==> flow/design.v <==
module bldc_esc #(parameter DATA_WIDTH = 16,parameter debounce = 3)(
  input clk,              		 
  input reset,            		 
  input pwm_en,						 
  input encoder_a,  				 
  input encoder_b,  				 
  input [DATA_WIDTH-1:0] pwm_period,	 
  input [DATA_WIDTH-1:0] period_reference,	 
  input [DATA_WIDTH-1:0] Kp_ext, 
  input [DATA_WIDTH-1:0] Ki_ext, 
  input [DATA_WIDTH-1:0] Kd_ext, 
  input override_internal_pid,		 
  output reg motor_positive,   		 
  output reg motor_negative 			 
);
  reg motor_pwm;
  reg [DATA_WIDTH-1:0] pwm_counter;
  reg [DATA_WIDTH-1:0] pwm_duty_cycle;
  reg [1:0]encoder_state;
  reg [1:0]prev_encoder_state;
  reg [1:0]pwm_direction;
  reg [DATA_WIDTH-1:0] period_speed ; 
  reg [DATA_WIDTH-1:0] speed_ctr;
  reg [DATA_WIDTH-1:0] Kp ;
  reg [DATA_WIDTH-1:0] Ki ;
  reg [DATA_WIDTH-1:0] Kd ;
  reg signed[DATA_WIDTH-1:0] error;
  reg signed[(DATA_WIDTH)-1:0] integral;
  reg signed[DATA_WIDTH-1:0] derivative;
  reg signed [(DATA_WIDTH)-1:0] pid_output;
  reg signed[DATA_WIDTH-1:0] previous_error;
  reg [2:0] encoder_a_shift_reg;
  reg encoder_a_reg;
  reg [2:0] encoder_b_shift_reg;
  reg encoder_b_reg;
 always @(posedge clk or posedge reset) begin
    if (reset) begin
        integral <= 16'b0;
        pwm_counter <= {DATA_WIDTH{1'b0}};
        encoder_state <= 2'b0;
        prev_encoder_state <= 2'b0;
        pwm_direction<=2'b00;
        motor_positive<=1'b0;
        motor_negative<=1'b0;
        Kp <= 16'd1;
        Ki <= 16'd0;
        Kd <= 16'd0;
        speed_ctr<={DATA_WIDTH{1'b0}};
        previous_error <= {DATA_WIDTH{1'b0}};
        error<=8'b0;
        period_speed <= 16'b0;
        pid_output <= 16'b0;
        derivative <= 16'b0;
        pwm_duty_cycle <= 16'b0;
        motor_pwm <= 1'b0;
        encoder_a_shift_reg <= 3'b0;
        encoder_a_reg <= 1'b0;
        encoder_b_shift_reg <= 3'b0;
        encoder_b_reg <= 1'b0;
    end 
    else begin
        encoder_a_shift_reg <= {encoder_a_shift_reg[debounce-2:0],encoder_a};
        if (encoder_a_shift_reg == {debounce{1'b0}} || encoder_a_shift_reg == {debounce{1'b1}})begin
            encoder_a_reg <= encoder_a_shift_reg[0];
        end
        encoder_b_shift_reg <= {encoder_b_shift_reg[debounce-2:0],encoder_b};
        if (encoder_b_shift_reg == {debounce{1'b0}} || encoder_b_shift_reg == {debounce{1'b1}})begin
            encoder_b_reg <= encoder_b_shift_reg[0];
        end
        pid_output <= Kp * error + Ki * integral + Kd * derivative;	 
        if(pid_output<1) begin			 
			pwm_duty_cycle<=pwm_period;
		end 
		else if (pid_output>pwm_period) begin	 
			pwm_duty_cycle<=1;
		end 
		else begin
			pwm_duty_cycle<= pid_output;	 
		end
        derivative <= error - previous_error;
        if (integral + error > 2047) begin  
            integral <= 2047;  
        end 
        else if (integral + error < -2048) begin
            integral <= -2048; 
        end 
        else begin
            integral <= integral + error;  
        end
        previous_error<=error;
        error <= period_reference - period_speed;
        motor_pwm <= (pwm_counter < pwm_duty_cycle) & pwm_en;  
        if (pwm_counter == pwm_period) begin
            pwm_counter <= 16'd0;
        end
        else begin
            pwm_counter <= pwm_counter + 1;
        end
        encoder_state <= {encoder_a_reg, encoder_b_reg};
        prev_encoder_state <= encoder_state;
        case ({encoder_state, prev_encoder_state})
            4'b0100, 4'b1101,4'b1011: begin 
                pwm_direction<=2'b10;
            end
            4'b1000,4'b1110,4'b0111: begin 
                pwm_direction<=2'b01;
            end
            4'b1100, 4'b0011, 4'b1001,4'b0110: begin 
                pwm_direction<=2'b00;
            end
            default: begin
                pwm_direction<=pwm_direction; 
            end
        endcase
        if(pwm_en==1'b0)begin
            motor_positive<=1'b0;
            motor_negative<=1'b0;
		end 
		else begin
            case(pwm_direction)
                2'b00: begin
      				if(period_reference>32767) begin  
						motor_positive<=1'b0;
						motor_negative<=motor_pwm;
					end
					else begin
						motor_positive<=motor_pwm;
						motor_negative<=1'b0;
					end
                end 
                2'b01:begin
                    motor_positive<=1'b0;
                    motor_negative<=motor_pwm;
                end
                2'b10:begin
                    motor_positive<=motor_pwm;
                    motor_negative<=1'b0;
                end
                default: begin
                    motor_positive <= 1'b0;
                    motor_negative <= 1'b0;
                end
            endcase
        end
		if(override_internal_pid) begin
			Kp<=Kp_ext;
			Ki<=Ki_ext;
			Kd<=Kd_ext;
		end 
		else begin
			Kp<=Kp;
			Ki<=Ki;
			Kd<=Kd;
		end
      if((prev_encoder_state[0]==1'b0 && encoder_a_reg==1'b1) || speed_ctr==16'h00ff) begin
            period_speed<=speed_ctr;
            speed_ctr<={DATA_WIDTH{1'b0}};
        end else begin
            speed_ctr<=speed_ctr+1;
        end
    end
 end
endmodule
clock: 6.47 ns
lec_check: 0
cap_margin: 20
core_margin: 2
core_utilization: 72
cts_cluster_size: 41
place_density: 0.37
setup_slack_margin: 1.59
slew_margin: 20
run.sh (not shown) runs the stock make flow with config.mk's settings and CLKGATE_MAP_FILE=.
The first run produced a layout that fails on setup timing.
Rerun with:
ABC_AREA = 1   (was default)
CTS_CLUSTER_SIZE = default   (was 41)
PLACE_DENSITY = 0.6   (was 0.37)
SETUP_SLACK_MARGIN = default   (was 1.59)
clock period = 5.82 ns   (was 6.47 ns; I/O delays follow)
The changed run completed and failed the layout checks on setup timing.
Via count rose by 17%.
Die size rises by 4.8%.
Clock skew came out higher by 0.0052 ns.
Wire length rises by about 11%.
Sequential share of layout area went down by 1.2 points.
Core utilization goes up by 1.6 points.
Design area increases by 6.2%.
Worst setup slack gets worse by 0.84 ns.
Rerun with:
ABC_AREA = default   (was 1)
CORE_UTILIZATION = 40   (was 72)
clock period = 8.0 ns   (was 5.82 ns; I/O delays follow)
Effect: This time the run completed with no timing, DRC or antenna violations. Maximum frequency shrinks by about 6%. Non-clock buffer count shrinks by 224. Routed wire length shrinks by about 14%. Hold slack loses 0.0092 ns. Setup slack gains 1.7 ns.
Rerun with:
ABC_AREA = 1   (was default)
CORE_UTILIZATION = 72   (was 40)
TNS_END_PERCENT = 5   (was default)
clock period = 4.87 ns   (was 8.0 ns; I/O delays follow)
With this change the flow produced a layout that fails on setup timing.
Die area is lower by 41%.
Final cell count is higher by 13%.
Clock skew went down by 0.016 ns.
Rerun with:
CTS_CLUSTER_SIZE = 100   (was default)
SETUP_SLACK_MARGIN = -0.47   (was default)
TNS_END_PERCENT = default   (was 5)
clock period = 4.91 ns   (was 4.87 ns; I/O delays follow)
After rerunning:
- The changed run reached the layout checks and failed them: setup timing
- critical path depth rose by 3
- core utilization rose by 1.4 points
- non-clock buffer count rose by 29
- cell count rose slightly
- final area rose slightly
- via count rose by a few percent
- first-iteration DRC count rose by a quarter to a third
- global-route usage rose by 3.0 points
- sequential share of layout area fell by 0.32 points
Rerun with:
ABC_AREA = default   (was 1)
CORE_UTILIZATION = 40   (was 72)
CTS_CLUSTER_SIZE = default   (was 100)
SETUP_SLACK_MARGIN = default   (was -0.47)
clock period = 7.4 ns   (was 4.91 ns; I/O delays follow)
This time the run finished with timing, DRC and antenna clean.
Via count decreases by about a fifth.
Hold slack got worse by 0.019 ns.
Global-route usage goes down by 21 points.
Clock skew falls by 0.010 ns.
Final cell count went down by roughly a tenth.
Flip-flop count is unchanged.
